// bitonic_top
module bitonic_top
#(parameter NUM_INPUT = 16, DATA_WIDTH = 8)
(clk, reset, data_in, valid, done, data_out);
make LEC_CHECK=0 CAP_MARGIN=20 CORE_MARGIN=2 CORE_UTILIZATION=40 SETUP_SLACK_MARGIN=0.59 SLEW_MARGIN=20 finish   # period 2.79 ns
run.sh (not shown) runs the stock make flow with config.mk's settings and CLKGATE_MAP_FILE=.
The baseline passed the timing, DRC and antenna checks.
Rerun with:
CORE_UTILIZATION = 72   (was 40)
CTS_CLUSTER_SIZE = 51   (was not set)
PLACE_DENSITY_LB_ADDON = 0.0   (was not set)
SETUP_SLACK_MARGIN = 0.2   (was 0.59)
clock period = 0.661 ns   (was 2.79 ns; I/O delays follow)
With this change the flow ended with an error in global routing (5_1_grt) (GRT-0116).
Die area shrinks by 44%.
Synthesized area does not change.
Synthesized cell count is unchanged.

bitonic_top again, from the RTL that the note above started with.
clock: 3.0 ns
lec_check: 0
cap_margin: 20
core_margin: 8
core_utilization: 68
cts_cluster_size: 14
gpl_timing_driven: 0
hold_slack_margin: -0.05
place_density_lb_addon: 0.11
slew_margin: 25
The first run finished with setup timing left.
Edit:
Settings changed: CORE_MARGIN 8 to 2, CORE_UTILIZATION 68 to 72, CTS_CLUSTER_SIZE 14 to not set, GPL_TIMING_DRIVEN 0 to not set, HOLD_SLACK_MARGIN -0.05 to not set, PLACE_DENSITY set to 0.95, PLACE_DENSITY_LB_ADDON 0.11 to not set, SLEW_MARGIN 25 to 20.
Clock period 3.0 ns to 2.45 ns, I/O delays scaled along.
Result: This time the run failed in 5_1_grt on GRT-0232; synthesized area stays the same; synthesized cell count stays the same; die area fell by roughly a tenth.
Edit:
Settings changed: CORE_UTILIZATION 72 to 48, PLACE_DENSITY 0.95 to not set.
Clock period 2.45 ns to 2.79 ns, I/O delays scaled along.
What happened:
- Now the flow passed the timing, DRC and antenna checks
- die size goes up by 49%
- area after synthesis does not change
- synthesized cell count stays the same
Edit:
Settings changed: CORE_UTILIZATION 48 to 15.
Clock period 2.79 ns to 4.23 ns, I/O delays scaled along.
Result: Hold slack improved by 0.070 ns; critical path depth stays the same; count of clock-buffer cells in the layout shrinks by 35; setup slack improves by 0.80 ns; non-clock buffer count fell by 338.

## v16
The RTL this note starts from:
==> flow/design.v <==
module bitonic_comp #(parameter DATA_WIDTH = 8, POLARITY = 0)
(clk, reset, valid, A, B, H, L, done);
input clk;
input reset;
input valid;
input [DATA_WIDTH-1:0] A;
input [DATA_WIDTH-1:0] B;
output [DATA_WIDTH-1:0] H;
output [DATA_WIDTH-1:0] L;
output done;
reg [DATA_WIDTH-1:0] H_r;
reg [DATA_WIDTH-1:0] L_r;
reg done_r;
wire comp;
assign comp = A < B;
assign H = H_r;
assign L = L_r;
assign done = done_r;
always @(posedge clk) begin
	if(reset) begin
		H_r <= 0;
		L_r <= 0;
		done_r <= 0;
	end else if(valid) begin
		if(POLARITY) begin
			H_r <= comp ? B : A;
			L_r <= comp ? A : B;
		end else begin
			H_r <= comp ? A : B;
			L_r <= comp ? B : A;
		end
		done_r <= 1;
	end else begin
		H_r <= 0;
		L_r <= 0;
		done_r <= 0;
	end
end
endmodule
module bitonic_node #(parameter DATA_WIDTH = 8, NODE_ORDER = 1, NODE_DWIDTH = 8, POLARITY = 1)
(clk, reset, valid, data_in, done, data_out);
input clk;
input reset;
input valid;
input [NODE_DWIDTH-1:0] data_in;
output done;
output [NODE_DWIDTH-1:0] data_out;
localparam NUM_COMP = 2**(NODE_ORDER-1);
genvar i_comp;
wire [NUM_COMP-1:0] nodes_done;
assign done = &nodes_done;
generate for(i_comp = 0; i_comp < NUM_COMP; i_comp = i_comp + 1) begin : comp_gen
	wire [DATA_WIDTH-1:0] A;
	wire [DATA_WIDTH-1:0] B;
	wire [DATA_WIDTH-1:0] H;
	wire [DATA_WIDTH-1:0] L;
	assign A = data_in[DATA_WIDTH*(i_comp + 1)-1-:DATA_WIDTH];
	assign B = data_in[DATA_WIDTH*(i_comp + 1 + NUM_COMP)-1-:DATA_WIDTH];
	assign data_out[DATA_WIDTH*(i_comp + 1)-1-:DATA_WIDTH] = H;
	assign data_out[DATA_WIDTH*(i_comp + 1 + NUM_COMP)-1-:DATA_WIDTH] = L;
	bitonic_comp #(.DATA_WIDTH(DATA_WIDTH), .POLARITY(POLARITY)) comp_constr (.clk(clk), .reset(reset), .valid(valid), .A(A), .B(B), .H(H), .L(L), .done(nodes_done[i_comp]));
end endgenerate
endmodule
module bitonic_block
#(parameter DATA_WIDTH = 8, BLOCK_DEPTH = 1, POLARITY = 0)
(clk, reset, data_in, valid, done, data_out);
input clk;
input reset;
input [2**BLOCK_DEPTH*DATA_WIDTH-1:0] data_in;
input valid;
output done;
output [2**BLOCK_DEPTH*DATA_WIDTH-1:0] data_out;
localparam T_WIDTH = 2**BLOCK_DEPTH*DATA_WIDTH;
localparam STATE_NUMS = $clog2(BLOCK_DEPTH + 1);
wire [T_WIDTH-1:0] bstage_outs [BLOCK_DEPTH:0];
wire [BLOCK_DEPTH:0] bstage_ready;
assign bstage_outs[0] = data_in;
assign bstage_ready[0] = valid;
assign done = bstage_ready[BLOCK_DEPTH] == 1;
assign data_out = done ? bstage_outs[BLOCK_DEPTH] : 0;
genvar i_bstage;
genvar i_node;
generate for(i_bstage = 0; i_bstage < BLOCK_DEPTH; i_bstage = i_bstage + 1) begin : bstage_gen
	localparam n_nodes = 2**i_bstage;
	wire [n_nodes-1:0] nodes_ready;
	assign bstage_ready[i_bstage + 1] = &nodes_ready;
	for(i_node = 0; i_node < n_nodes; i_node = i_node + 1) begin : node_gen
		localparam NODE_DWIDTH = DATA_WIDTH * 2**(BLOCK_DEPTH - i_bstage);
		wire [NODE_DWIDTH-1:0] node_data_in;
		assign node_data_in = bstage_outs[i_bstage][NODE_DWIDTH*(i_node+1)-1-:NODE_DWIDTH];
		wire [NODE_DWIDTH-1:0] node_data_out;
		bitonic_node #(.DATA_WIDTH(DATA_WIDTH), .NODE_ORDER(BLOCK_DEPTH - i_bstage), .NODE_DWIDTH(NODE_DWIDTH), .POLARITY(POLARITY)) node_constr (.clk(clk), .reset(reset), .valid(bstage_ready[i_bstage]), .data_in(node_data_in), .done(nodes_ready[i_node]), .data_out(node_data_out));
		assign bstage_outs[i_bstage+1][NODE_DWIDTH*(i_node+1)-1-:NODE_DWIDTH] = node_data_out;
	end
end endgenerate
endmodule
module bitonic_top
#(parameter NUM_INPUT = 16, DATA_WIDTH = 8)
(clk, reset, data_in, valid, done, data_out);
input clk;
input reset;
input [NUM_INPUT * DATA_WIDTH - 1:0] data_in;
input valid;
output done;
output [NUM_INPUT * DATA_WIDTH - 1:0] data_out;
localparam STAGES = $clog2(NUM_INPUT);
localparam ALL_WIDTH = NUM_INPUT * DATA_WIDTH;
wire [ALL_WIDTH - 1:0] stage_data [STAGES:0];
wire [STAGES:0] stage_ready;
assign stage_data[0] = data_in;
assign stage_ready[0] = valid;
assign done = stage_ready[STAGES] == 1;
assign data_out = stage_data[STAGES];
genvar i_stage;
genvar i_block;
generate for(i_stage = 0; i_stage < STAGES; i_stage = i_stage + 1) begin : stages_gen
	localparam BLOCK_COUNT = NUM_INPUT/(2**(i_stage+1));
	localparam BLOCK_DWIDTH = DATA_WIDTH*2**(i_stage+1);
	localparam BLOCK_DEPTH = i_stage + 1;
	wire [BLOCK_COUNT - 1:0] blks_done;
	assign stage_ready[i_stage+1] = &blks_done;
	for(i_block = 0; i_block < BLOCK_COUNT; i_block = i_block + 1) begin
		wire [BLOCK_DWIDTH-1:0] block_in;
		wire [BLOCK_DWIDTH-1:0] block_out;
		assign block_in = stage_data[i_stage][BLOCK_DWIDTH*(i_block+1)-1-:BLOCK_DWIDTH];
		assign stage_data[i_stage+1][BLOCK_DWIDTH*(i_block+1)-1-:BLOCK_DWIDTH] = block_out;
		bitonic_block #(.DATA_WIDTH(DATA_WIDTH), .BLOCK_DEPTH(BLOCK_DEPTH), .POLARITY(i_block%2)) blk_const (.clk(clk), .reset(reset), .data_in(block_in), .data_out(block_out), .done(blks_done[i_block]), .valid(stage_ready[i_stage]));
	end
end endgenerate
endmodule
Settings: LEC_CHECK=0, CAP_MARGIN=25, CELL_PAD_IN_SITES_GLOBAL_PLACEMENT=1, CORE_ASPECT_RATIO=1.17, CORE_MARGIN=5, CORE_UTILIZATION=35, CTS_CLUSTER_DIAMETER=175, GPL_ROUTABILITY_DRIVEN=1, GPL_TIMING_DRIVEN=0, HOLD_SLACK_MARGIN=0.26, MAX_ROUTING_LAYER=met4, SETUP_SLACK_MARGIN=0.06, SLEW_MARGIN=0, TNS_END_PERCENT=50; clock period 1.66 ns.
Nothing crashed in v16 and all stages finished; the problem is that the final layout failed, the offending checks being negative setup slack.
Edits applied to the flow inputs when going from v16 to v26:
- removing CTS_CLUSTER_DIAMETER (formerly 175)
- removing CELL_PAD_IN_SITES_GLOBAL_PLACEMENT (formerly 1)
- changing SLEW_MARGIN from 0 to 20
- removing CORE_ASPECT_RATIO (formerly 1.17)
- removing GPL_TIMING_DRIVEN (formerly 0)
- removing SETUP_SLACK_MARGIN (formerly 0.06)
- changing CORE_MARGIN from 5 to 2
- removing MAX_ROUTING_LAYER (formerly met4)
- changing CORE_UTILIZATION from 35 to 66
- removing GPL_ROUTABILITY_DRIVEN (formerly 1)
- removing HOLD_SLACK_MARGIN (formerly 0.26)
- removing TNS_END_PERCENT (formerly 50)
- changing CAP_MARGIN from 25 to 20
- changing the clock period (ns, I/O delays scaled along) from 1.66 to 1.71
==> results <==
- Each of v16 and v26 falls short of a clean finish.
- [v26] flow finished | final checks: failed | reasons: negative setup slack
- v26 has post-layout period usage of the worst path above what v16 had.
- Summary of the comparison: count of clock-buffer cells in the layout is lower in v26, relative to v16.
- v26: critical path depth is 5 lower than what v16 reported.
- The relative contribution of the clock network to total power number comes out lower for v26 vs v16.
- v26 vs. v16: logic gate fraction of the total cell area shows a reduction of 5.0 points; overall power consumption shows a reduction of 0.0057 W; area overhead of the layout relative to synthesis shows an increase of 1.5 points.
Setup changes, v26 to v43
- swapping 66 for 72 in CORE_UTILIZATION
- putting SETUP_SLACK_MARGIN at 0.7 where nothing was set
- swapping 20 for 10 in CAP_MARGIN
- swapping 1.71 for 2.45 in the clock period (ns, I/O delays scaled along)
Results
v43 | ERROR | 5_1_grt
Against v26, v43 comes in 570 ps higher on post-placement worst setup slack.
Relative to v26, the area enclosed by the die boundary measured on v43 has decreased by a little under 10%.
v43 vs v26: TritonCTS buffer count down in v43
Edits applied to the flow inputs when going from v43 to v31:
- a change of CAP_MARGIN from 10 to 15
- a change of SETUP_SLACK_MARGIN from 0.7 to 0.31
==> results <==
Between v31 and v43, the total core area figures differ only marginally. ~same number of buffers created by CTS in v43 and v31. As far as post-synthesis instance total goes, v43 and v31 are indistinguishable; the numbers are identical. Re die size: no difference whatsoever between v31 and v43. Re setup slack at placement: no difference whatsoever between v31 and v43. From v31 to v43, x dimension of the die did not move at all. v31 had finished all stages when the layout checks came back failing, citing negative setup slack. v31 against v43: half-perimeter wire length after placement ~0 delta, setup fix buffers added after clock tree synthesis has decreased, chip area line of the yosys report now sits at about the same level, synthesized area per cell neither gained nor lost much. Note that the post-CTS resize count recorded for v43 amounts to 2.9 times the value seen in v31.

Setup of run A:
// bitonic_top: RTL as listed in full above, without the edits since
clock: 0.661 ns
lec_check: 0
cap_margin: 5
core_margin: 2
core_utilization: 72
cts_cluster_diameter: 397
cts_cluster_size: 51
place_density_lb_addon: 0.0
setup_slack_margin: 0.2
slew_margin: 20
Run A: aborted in global routing (5_1_grt) (tool error)
--- input diff run A..run B ---
Settings: swapping 72 for 40 in CORE_UTILIZATION; clearing SETUP_SLACK_MARGIN, which used to be 0.2; putting GPL_TIMING_DRIVEN at 0 where nothing was set; clearing PLACE_DENSITY_LB_ADDON, which used to be 0.0; swapping 2 for 10 in CORE_MARGIN; clearing CTS_CLUSTER_DIAMETER, which used to be 397; clearing CTS_CLUSTER_SIZE, which used to be 51; swapping 5 for 20 in CAP_MARGIN; swapping 0.661 for 3.0 in the clock period (ns, I/O delays scaled along).
## What came out
Run A did not finish; a tool error ended it in global routing (5_1_grt). Run B completed end to end with timing, DRC and antenna clean. Worst slack after detailed placement for run B: 0.18 ns up relative to run A. Diff run A -> run B | die area | up by more than half. Run B vs run A — starting utilization of the core area dropped 32 points.
Setup changes, run B to run C
Settings: clearing GPL_TIMING_DRIVEN, which used to be 0; swapping 10 for 2 in CORE_MARGIN; swapping 3.0 for 2.79 in the clock period (ns, I/O delays scaled along).
Findings:
Transition time of the tightest slew-check pin in run C is 0.069 ns below run B.
When run C is measured against run B, its utilization turns out 0.67 points lower.
Looking at cell with the largest stage delay on the worst path, the sky130_fd_sc_hd__dfxtp_1 result is from run C; the sky130_fd_sc_hd__dfxtp_4 one comes from run B.
Compared run C vs run B, and sequential share of layout area is up in run C.
Diff run B -> run C | fraction of power consumed by the clock network | increase of 0.5 points
--- input diff run C..run D ---
Settings: an added PLACE_DENSITY of 0.35; a change of CORE_UTILIZATION from 40 to 65; a change of the clock period (ns, I/O delays scaled along) from 2.79 to 3.33.
### Flow results
- Comparing routed via count for run D and run C, the smaller number came from run D.
- Setup WNS run C -> run D: better
- Clock tree cell share of total cell area: run C vs run D — no meaningful difference
The following lists how run E was set up differently from run D:
Settings: changing CAP_MARGIN from 20 to 10; removing PLACE_DENSITY (formerly 0.35); setting ABC_AREA to 1 for the first time; setting CTS_CLUSTER_SIZE to 15 for the first time; setting CTS_CLUSTER_DIAMETER to 213 for the first time; changing CORE_UTILIZATION from 65 to 72; changing the clock period (ns, I/O delays scaled along) from 3.33 to 2.29.
==> results <==
- Finished, but not clean: run E, with negative setup slack.
- When the final numbers for run E and run D were put side by side, the total die size turned out to be smaller in run E.
- Between run E and run D, it is run E whose sequential area share after synthesis is higher, by 2.7 points.
- Count of non-CTS buffers in the layout went up by more than 10% going from run D to run E.
- Compared with run D, in run E sequential cell area share up 2.3 points, final instance area down about 7%, amount of wire on met3 after detailed routing up 9.9%.
- Going from run D to run E, the floorplan net count was found to have gone up by about 22%.
- Diff run D -> run E: critical path depth went down, area growth from synthesis to layout now larger.

the reference run:
// bitonic_top: RTL as listed in full above, without the edits since
clock: 2.45 ns
lec_check: 0
cap_margin: 5
core_margin: 2
core_utilization: 72
slew_margin: 20
tns_end_percent: 5
In the reference run the implementation ran to completion but is not tape-out ready, as the final checks report setup timing.
Relative to the reference run, the following input files were edited for the trial run:
- SETUP_SLACK_MARGIN: unset -> -0.17
- CTS_CLUSTER_DIAMETER: unset -> 104
- CAP_MARGIN: 5 -> 15
- HOLD_SLACK_MARGIN: unset -> -0.06
- TNS_END_PERCENT: 5 -> 80
- the clock period (ns, I/O delays scaled along): 2.45 -> 2.31
--- outcome ---
- The trial run vs the reference run — fraction of power consumed by the clock network dropped 0.4 points.
- In the flow results for the reference run and the trial run, the total number of nets in the final design is larger on the trial run.
- Against the reference run, the trial run comes in 0.066 ns higher on shortest period the worst path allows.
- Nothing crashed in the trial run and all stages finished; the problem is that the final layout failed, the offending checks being setup timing.
- Row number of antenna violations at the first check in global routing: the trial run higher / the reference run lower
- ~same flip-flop and latch area in the reference run and the trial run
- The trial run vs the reference run — violation tally from detailed-route iteration zero climbed by more than 10%
- Summary of the trial run over the reference run: final period utilization picked up an extra 9.0 points, tally of clock buffers in the finished layout lost about 6.6%.
Power figures rest on the tool's default switching activity, not on a simulated workload.
